try-quartz:
## calculator
module calculator
(	
	input clk, 
	input rst,
	input start,
	input [7:0] rom_data,
	output [6:0] rom_addr,
	output done,
	output [7:0] result
);
wire is_operand, is_operator, is_lt, is_empty, is_hash,
	num0_en, num1_en, num2_en, index_cnt, sel, operand_push, operator_push,
	operand_pop, operator_pop, num_clr, result_en, op1_en, op2_en, operator_en, rfd, is_div, op_is_empty;
wire [1:0] mode;
wire [7:0] data_out, inx;
wire [4:0] ps;
controller ctrl(clk, rst, start, is_operand, is_operator, is_lt, is_empty, is_hash, is_div, op_is_empty,
				num0_en, num1_en, num2_en, index_cnt, sel, operand_push, operator_push,
				operand_pop, operator_pop, num_clr, result_en, op1_en, op2_en,
				operator_en, mode, done, ps);
datapath dp(clk, rst, num0_en, num1_en, num2_en, index_cnt, sel, mode, operand_push,
			operand_pop, operator_push, operator_pop, num_clr, result_en, op1_en,
			op2_en, operator_en, is_operand, is_operator, is_lt, is_empty, is_hash, data_out, inx, rfd, is_div, op_is_empty,
			rom_data, rom_addr);
assign result = data_out;
endmodule
Settings: LEC_CHECK=0, CAP_MARGIN=20, CORE_MARGIN=2, CORE_UTILIZATION=72, CTS_CLUSTER_SIZE=42, HOLD_SLACK_MARGIN=-0.08, MAX_ROUTING_LAYER=met4, PLACE_DENSITY=0.64, SLEW_MARGIN=20; clock period 8.59 ns.
run.sh (not shown) runs the stock make flow with config.mk's settings and CLKGATE_MAP_FILE=.
try-quartz finished all stages; layout check result: FAIL, due to setup timing.
The inputs of try-nickel differ from those of try-quartz as listed below.
# try-quartz
export LEC_CHECK = 0
export CAP_MARGIN = 20
export CORE_MARGIN = 2
export CORE_UTILIZATION = 72
export CTS_CLUSTER_SIZE = 42
export HOLD_SLACK_MARGIN = -0.08
export MAX_ROUTING_LAYER = met4
export PLACE_DENSITY = 0.64
export SLEW_MARGIN = 20
create_clock -name core_clock -period 8.59 [get_ports {clk}]
# try-nickel
export LEC_CHECK = 0
export CAP_MARGIN = 20
export CORE_MARGIN = 2
export CORE_UTILIZATION = 40
export CTS_CLUSTER_DIAMETER = 204
export GPL_TIMING_DRIVEN = 0
export SLEW_MARGIN = 20
create_clock -name core_clock -period 12.0 [get_ports {clk}]
[summary]
- Apart from try-quartz, each of try-quartz and try-nickel ends the flow with a layout that passes the timing, design-rule and antenna checks.
- STATUS worst setup slack: try-nickel wins against try-quartz
- The multi-input logic area on try-quartz is in line with that on try-nickel.
- The lower core footprint came out of try-quartz.
The inputs of try-fjord differ from those of try-nickel as listed below.
# try-nickel
export LEC_CHECK = 0
export CAP_MARGIN = 20
export CORE_MARGIN = 2
export CORE_UTILIZATION = 40
export CTS_CLUSTER_DIAMETER = 204
export GPL_TIMING_DRIVEN = 0
export SLEW_MARGIN = 20
create_clock -name core_clock -period 12.0 [get_ports {clk}]
# try-fjord
export LEC_CHECK = 0
export CAP_MARGIN = 20
export CORE_MARGIN = 2
export CORE_UTILIZATION = 62
export SETUP_SLACK_MARGIN = 2.19
export SLEW_MARGIN = 40
create_clock -name core_clock -period 8.62 [get_ports {clk}]
==> comparison <==
- Looking across try-fjord and try-nickel, the single run that reached the end with no open violations was try-nickel.
- Every stage of try-fjord finished as expected; the final checks, on the other hand, flagged setup timing, which means the layout fails.
- Changes observed in try-fjord relative to try-nickel: share of cell area taken by flip-flops and latches -0.18 points; area growth from synthesis to layout picked up an extra 0.36 points.
- Of the two values seen for timing endpoint of the critical path, dp.operands.mem[7][0] was produced by try-nickel and dp.operands.mem[19][0] by try-fjord.
- Comparing try-fjord and try-nickel, estimated wirelength of the detail-placed design is higher on try-nickel.
- try-nickel → try-fjord: final critical path time including I/O delays and setup now sits lower; core utilization now sits higher; die area now sits lower; wire length now sits lower.
## Diff of input files: try-tundra against try-fjord
# try-fjord
export LEC_CHECK = 0
export CAP_MARGIN = 20
export CORE_MARGIN = 2
export CORE_UTILIZATION = 62
export SETUP_SLACK_MARGIN = 2.19
export SLEW_MARGIN = 40
create_clock -name core_clock -period 8.62 [get_ports {clk}]
# try-tundra
export LEC_CHECK = 0
export ABC_AREA = 1
export CAP_MARGIN = 20
export CORE_MARGIN = 2
export CORE_UTILIZATION = 40
export CTS_CLUSTER_DIAMETER = 204
export GPL_TIMING_DRIVEN = 0
export SLEW_MARGIN = 35
export TNS_END_PERCENT = 90
create_clock -name core_clock -period 12.0 [get_ports {clk}]
Results
The number of cell instances on the worst register-to-register path reported for try-tundra is greater than that of try-fjord by 12. Of the two values seen for capture point of the worst path, dp.operands.mem[37][0] was produced by try-tundra and dp.operands.mem[19][0] by try-fjord. Summary: design area, try-tundra worse than try-fjord. Taking try-tundra over try-fjord, the wire length of the first global-routing pass ratio works out to 1.5. Compared with try-fjord, buffer count excluding the clock tree in the final layout in try-tundra increased by more than a quarter. STATUS worst hold slack: try-tundra loses against try-fjord. met4 as the top layer reached by signal wires was reported by try-fjord, and met5 by try-tundra. Summary of try-tundra over try-fjord: via count picked up an extra 11500; setup slack picked up an extra 3.39 ns. try-tundra: full flow OK, the timing, design-rule and antenna checks passed.
Here is what was changed in the inputs of try-onyx compared with try-tundra.
# try-tundra
export LEC_CHECK = 0
export ABC_AREA = 1
export CAP_MARGIN = 20
export CORE_MARGIN = 2
export CORE_UTILIZATION = 40
export CTS_CLUSTER_DIAMETER = 204
export GPL_TIMING_DRIVEN = 0
export SLEW_MARGIN = 35
export TNS_END_PERCENT = 90
create_clock -name core_clock -period 12.0 [get_ports {clk}]
# try-onyx
export LEC_CHECK = 0
export CAP_MARGIN = 20
export CORE_MARGIN = 2
export CORE_UTILIZATION = 70
export CTS_CLUSTER_SIZE = 40
export PLACE_DENSITY_LB_ADDON = 0.0
export SETUP_SLACK_MARGIN = 1.54
export SLEW_MARGIN = 20
create_clock -name core_clock -period 9.7 [get_ports {clk}]
try-onyx finished every stage; the final checks, however, were not passed, the failures being setup timing. A cell with the largest stage delay on the worst path of sky130_fd_sc_hd__ha_1 is what try-onyx shows, while sky130_fd_sc_hd__dfxtp_4 belongs to try-tundra. Final critical path time including I/O delays and setup came out higher on try-onyx than on try-tundra. Relative to try-tundra, via count of the first global-routing pass has decreased by 19% in try-onyx. Going from try-tundra to try-onyx, global-route total usage across every layer grew by 9.8 points, sequential share of layout area grew by 2.3 points, final instance area shrank by about 4%, worst setup margin shrank by 2.31 ns. From try-tundra to try-onyx the numbers moved as follows: number of buffers inserted by port buffering increased by about 4% relative to the old numbers, sum of routed wire length over all layers now smaller, multi-input logic area shows a reduction of 600 um2, buffer-and-inverter tally for the worst setup path moved down.
Setup changes, try-onyx to try-sierra
# try-onyx
export LEC_CHECK = 0
export CAP_MARGIN = 20
export CORE_MARGIN = 2
export CORE_UTILIZATION = 70
export CTS_CLUSTER_SIZE = 40
export PLACE_DENSITY_LB_ADDON = 0.0
export SETUP_SLACK_MARGIN = 1.54
export SLEW_MARGIN = 20
create_clock -name core_clock -period 9.7 [get_ports {clk}]
# try-sierra
export LEC_CHECK = 0
export CAP_MARGIN = 20
export CORE_ASPECT_RATIO = 0.5
export CORE_MARGIN = 2
export CORE_UTILIZATION = 70
export CTS_CLUSTER_SIZE = 40
export PLACE_DENSITY_LB_ADDON = 0.0
export SETUP_SLACK_MARGIN = 1.54
export SLEW_MARGIN = 20
create_clock -name core_clock -period 6.5 [get_ports {clk}]
--- outcome ---
- Completing all stages was not enough for try-sierra: its layout failed the final checks because of setup timing.
- Compared to try-onyx, try-sierra has total routed wirelength 5300 um lower.
- Final critical-path required period: try-sierra vs try-onyx down 0.22 ns
- Relative to try-onyx, the overall routing resource usage of try-sierra is lower by 0.54 points.
- Cell with the largest stage delay on the worst path: sky130_fd_sc_hd__dfxtp_2 -> try-sierra, sky130_fd_sc_hd__ha_1 -> try-onyx
- The core area of try-onyx and that of try-sierra are within noise of each other.
- Non-clock buffer count delta for try-sierra relative to try-onyx: 10 lower
- The area of combinational cells with multiple inputs of try-onyx and that of try-sierra are within noise of each other.
- Compared try-sierra against try-onyx; area figure in the yosys stat output within noise.

========
Starting RTL as in the previous note.
## calculator
module calculator
(	
	input clk, 
	input rst,
	input start,
	input [7:0] rom_data,
	output [6:0] rom_addr,
	output done,
	output [7:0] result
);
wire is_operand, is_operator, is_lt, is_empty, is_hash,
	num0_en, num1_en, num2_en, index_cnt, sel, operand_push, operator_push,
	operand_pop, operator_pop, num_clr, result_en, op1_en, op2_en, operator_en, rfd, is_div, op_is_empty;
wire [1:0] mode;
wire [7:0] data_out, inx;
wire [4:0] ps;
controller ctrl(clk, rst, start, is_operand, is_operator, is_lt, is_empty, is_hash, is_div, op_is_empty,
				num0_en, num1_en, num2_en, index_cnt, sel, operand_push, operator_push,
				operand_pop, operator_pop, num_clr, result_en, op1_en, op2_en,
				operator_en, mode, done, ps);
datapath dp(clk, rst, num0_en, num1_en, num2_en, index_cnt, sel, mode, operand_push,
			operand_pop, operator_push, operator_pop, num_clr, result_en, op1_en,
			op2_en, operator_en, is_operand, is_operator, is_lt, is_empty, is_hash, data_out, inx, rfd, is_div, op_is_empty,
			rom_data, rom_addr);
assign result = data_out;
endmodule
Settings: LEC_CHECK=0, CAP_MARGIN=20, CORE_MARGIN=2, CORE_UTILIZATION=40, SLEW_MARGIN=20; clock period 16.0 ns.
==> next run, changes <==
- CORE_UTILIZATION: 40 -> 69
- CTS_CLUSTER_SIZE: default -> 46
- PLACE_DENSITY_LB_ADDON: default -> 0.02
- SETUP_SLACK_MARGIN: default -> 2.44
- clock period: 16.0 -> 9.97 ns (I/O delays scaled with it)
With this change the flow finished with capacitance limit, slew limit, setup timing left.
Via count came out higher by 8.4%.
==> next run, changes <==
- ABC_AREA: default -> 1
- CORE_UTILIZATION: 69 -> 72
- CTS_CLUSTER_DIAMETER: default -> 197
- CTS_CLUSTER_SIZE: 46 -> default
- PLACE_DENSITY: default -> 0.41
- PLACE_DENSITY_LB_ADDON: 0.02 -> default
- SETUP_SLACK_MARGIN: 2.44 -> 2.74
- clock period: 9.97 -> 9.52 ns (I/O delays scaled with it)
=>
- Now the flow finished with timing, DRC and antenna clean
- worst hold slack degrades by 26 ps
- first-iteration DRC count climbs by 34%
- clock-buffer cell count climbs by 4
- setup slack improves by 1600 ps
- routed wire length climbs by 6.9%
- die size hardly moves
- synthesized area climbs by 4.3%
- design area climbs by 1.8%
- global-route usage climbs by 1.6 points
==> next run, changes <==
- CORE_ASPECT_RATIO: default -> 0.7
- CTS_CLUSTER_DIAMETER: 197 -> 330
- CTS_CLUSTER_SIZE: default -> 10
- HOLD_SLACK_MARGIN: default -> 0.28
- PLACE_DENSITY: 0.41 -> default
- SETUP_SLACK_MARGIN: 2.74 -> 1.98
- clock period: 9.52 -> 6.77 ns (I/O delays scaled with it)
With this change the flow ran to the end with violations: setup timing.
Via count rises by 1.5%.
Clock-buffer cell count rises by 19.
Area after synthesis is unchanged.
==> next run, changes <==
- CAP_MARGIN: 20 -> 0
- HOLD_SLACK_MARGIN: 0.28 -> default
=>
- The new run produced a layout that fails on setup timing
- setup slack stays the same
- via count does not change
- core utilization is unchanged
- area after synthesis does not change
- cell area does not change
- non-clock buffer count is unchanged
- cell count does not change
- wire length stays the same
